## lane 1
Design EX, start of the top module:
module EX (
    input clk,
    input rst_n,
    input en,
    input stage_ID_EX__EX_regwrite,
    input stage_ID_EX__EX_memtoreg,
    input stage_ID_EX__EX_memread,
    input stage_ID_EX__EX_memwrite,
    input stage_ID_EX__EX_alusrc,
    input [1:0] stage_ID_EX__EX_aluop,
    input stage_ID_EX__EX_regdst,
    input stage_ID_EX__EX_sys_en,
    input [31:0]stage_ID_EX__EX_rs_data,
    input [31:0]stage_ID_EX__EX_rt_data,
    input [4:0]stage_ID_EX__EX_rs_id,
    input [4:0]stage_ID_EX__EX_rt_id,
    input [4:0]stage_ID_EX__EX_rd_id,
    input [31:0]stage_ID_EX__EX_sign_ext,
    input [2:0]stage_ID_EX__EX_funct3,
    input sys__EX_done,
    output reg stage_EX_MEM__MEM_regwrite,
    output reg stage_EX_MEM__MEM_memtoreg,
    output reg stage_EX_MEM__MEM_memread,
    output reg stage_EX_MEM__MEM_memwrite,
    output reg [31:0] stage_EX_MEM__MEM_alures,
    output reg [31:0] stage_EX_MEM__MEM_store_data,
    output reg [4:0]  stage_EX_MEM__MEM_rd_id,
    output EX__HDUbr_regwrite,
    output EX__HDU_memread,
    output [4:0] EX__HDU_HDUbr_rd_id,
    output reg  EX_stall_for_sys,
    input  FU__EX_rs_wb,
    input  FU__EX_rs_mem,
    input  FU__EX_rt_wb,
    input  FU__EX_rt_mem,
    input [31:0]  WB__EX_for_help,
    input [31:0]  MEM__EX_for_help
);
Size in the first run: about 74 flip-flops, roughly 13000 um2 of cells after synthesis.
export LEC_CHECK = 0
export CAP_MARGIN = 20
export CORE_MARGIN = 2
export CORE_UTILIZATION = 56
export SETUP_SLACK_MARGIN = 0.77
export SLEW_MARGIN = 20
create_clock -name core_clock -period 4.21 [get_ports {clk}]
run.sh (not shown) runs the stock make flow with config.mk's settings and CLKGATE_MAP_FILE=.
FAIL lane 1 @ 5_1_grt: tool exited with error
### lane 1 -> lane 2
- CORE_ASPECT_RATIO newly set to 0.5
- CTS_CLUSTER_DIAMETER newly set to 287
- CORE_UTILIZATION changed from 56 to 72
- CTS_CLUSTER_SIZE newly set to 100
- SETUP_SLACK_MARGIN changed from 0.77 to 1.95
- the clock period (ns, I/O delays scaled along) changed from 4.21 to 6.58
## What came out
- Detailed placement HPWL ends up higher on lane 1.
- Reported for lane 1 and lane 2, register bit total from synthesis turned out identical to the last digit.
- Horizontal extent of the die ended up 38 um higher on lane 2 than on lane 1.
- Lane 2 against lane 1: and-or/or-and share of the synthesized area was more or less identical; vertical die size decreased by about 37% relative to the old numbers.
- For lane 2, the flow was terminated by a tool error in 4_1_cts and produced no final design.
- Diff lane 1..lane 2 | yosys stat chip area | unchanged
- Die area (higher): lane 1

Setup of job 257:
EX again, from the RTL that the note above started with.
==> flow/config.mk <==
export PLATFORM = sky130hd
export DESIGN_NAME = EX
export DESIGN_NICKNAME = EX
export VERILOG_FILES = /design/flow/design.v
export SDC_FILE = /design/flow/constraint.sdc
export NUM_CORES = 4
export LEC_CHECK = 0
export CAP_MARGIN = 10
export CELL_PAD_IN_SITES_GLOBAL_PLACEMENT = 0
export CORE_ASPECT_RATIO = 0.72
export CORE_MARGIN = 2
export CORE_UTILIZATION = 72
export CTS_CLUSTER_DIAMETER = 231
export CTS_CLUSTER_SIZE = 49
export GPL_TIMING_DRIVEN = 1
export MAX_ROUTING_LAYER = met5
export SETUP_SLACK_MARGIN = 0.61
export SLEW_MARGIN = 20
export TNS_END_PERCENT = 100
==> flow/constraint.sdc <==
create_clock -name core_clock -period 6.3 [get_ports {clk}]
set_input_delay 1.2600 -clock core_clock [delete_from_list [all_inputs] [get_ports {clk}]]
set_output_delay 1.2600 -clock core_clock [all_outputs]
set_load 0.01 [all_outputs]
Status(job 257) = ERROR, stage = global routing
Input-level comparison between job 7160 and job 257:
Settings: changing CAP_MARGIN from 10 to 20; removing MAX_ROUTING_LAYER (formerly met5); removing CELL_PAD_IN_SITES_GLOBAL_PLACEMENT (formerly 0); setting PLACE_DENSITY to 0.37 for the first time; changing CTS_CLUSTER_DIAMETER from 231 to 315; changing CORE_UTILIZATION from 72 to 60; removing CTS_CLUSTER_SIZE (formerly 49); removing CORE_ASPECT_RATIO (formerly 0.72); removing SETUP_SLACK_MARGIN (formerly 0.61); removing TNS_END_PERCENT (formerly 100); removing GPL_TIMING_DRIVEN (formerly 1); changing the clock period (ns, I/O delays scaled along) from 6.3 to 6.81.
### Flow results
Re post-synthesis instance area: no difference whatsoever between job 7160 and job 257.
Side by side, standard cell area after detailed placement turned out higher in job 7160 than in job 257.
On area fraction in mux cells, job 7160 and job 257 are basically level.
Having completed the whole flow, job 7160 delivered a layout that passed the timing, design-rule and antenna checks.
As far as total cell area reported by yosys after synthesis goes, job 257 and job 7160 are indistinguishable; the numbers are identical.
From job 257 to job 7160, number of flip-flops and latches in the synthesized netlist did not move at all.
Row post-cts gate resize count: job 7160 lower / job 257 higher
Summary of job 7160 over job 257: initial core utilization has decreased, full die area has increased.
Here is what was changed in the inputs of job 3121 compared with job 7160.
Settings: CTS_CLUSTER_DIAMETER no longer set, was 315; CORE_UTILIZATION now 40, was 60; PLACE_DENSITY no longer set, was 0.37; the clock period (ns, I/O delays scaled along) now 5.12, was 6.81.
[summary]
Delta (job 3121 minus job 7160): power dissipated by switching net loads higher, post-cts hold-fix buffer tally was more or less identical, met3 demand-to-capacity share in global routing went down by 9.3 points, number of ordinary and repair buffers in the finished layout moved up, clock slew at the register clock pins of the worst setup and hold paths level.
NOTE logic area job 7160->job 3121 increased slightly
Placed instance area went up by more than 10% going from job 7160 to job 3121.
Post-layout utilization of the core ends up lower on job 3121.
Job 3121 ended with less portion of total power attributed to sequential cells than job 7160.
For job 109, these inputs were changed with respect to job 3121:
Settings: CORE_MARGIN: 2 -> 5; CTS_CLUSTER_DIAMETER: unset -> 270; ABC_AREA: unset -> 1; the clock period (ns, I/O delays scaled along): 5.12 -> 5.2.
[summary]
Job 109: all stages complete, timing, DRC and antenna checks passed
Going from job 3121 to job 109, summed standard-cell area reported by yosys dropped 93 um^2, combinational share of power dropped 3.4 points, detailed-routing iteration count for the pre-antenna-repair pass dropped 1.
NOTE number of non-clock buffers job 3121->job 109 decreased by more than 10%
Per the comparison of job 109 with job 3121, post-layout net count moved up, via count of the first global-routing pass moved up, final cell count without fillers moved up.
Weighted congestion reported at the end of routability-driven placement (higher): job 3121
Met3 routed wirelength (job 109 vs. job 3121) decreases by more than a quarter
Inputs modified between job 109 and job 7764:
Settings: a change of CORE_MARGIN from 5 to 2; a deleted CTS_CLUSTER_DIAMETER that had been 270; a change of CORE_UTILIZATION from 40 to 66; a deleted ABC_AREA that had been 1; a change of the clock period (ns, I/O delays scaled along) from 5.2 to 4.21.
- Area fraction in xor and xnor cells for job 7764: 1.6 points up relative to job 109
- Summary of job 7764 over job 109: number of placement rows decreased 15; core footprint decreased 40%; cell count in the Yosys report decreased 573; summed standard-cell area reported by yosys increased 93 um^2.
- Die span in x on job 7764 is down relative to job 109.
- Job 7764 did not finish; a tool error ended it in clock tree synthesis.
- Aoi/oai-family share of the synthesized area is lower on job 109
## Diff of input files: job 3703 against job 7764
Settings: CORE_UTILIZATION now 40, was 66; the clock period (ns, I/O delays scaled along) now 5.1, was 4.21.
Results
Against job 7764, job 3703 comes in 0.33 ns higher on worst setup slack before clock tree synthesis.
Diff job 3703..job 7764 | sequential-to-total area share from yosys stat | negligible
Cmp job 7764 and job 3703 / number of placed cells counting well taps / lower: job 7764
Going from job 7764 to job 3703, I/O pin count neither gained nor lost much, site row count picked up an extra 15.
What job 7764 reported for area of the die has to be multiplied by 1.6 to get the figure for job 3703.
Re width of the die: job 7764 was lower than job 3703.
Job 3703 finished end to end and its layout was clean on timing, DRC and antenna.
Job 3703 gives less standard cell area after detailed placement than job 7764 did.
Looking at core footprint, job 3703 sits above job 7764.
Power and IR drop assume default switching activity.
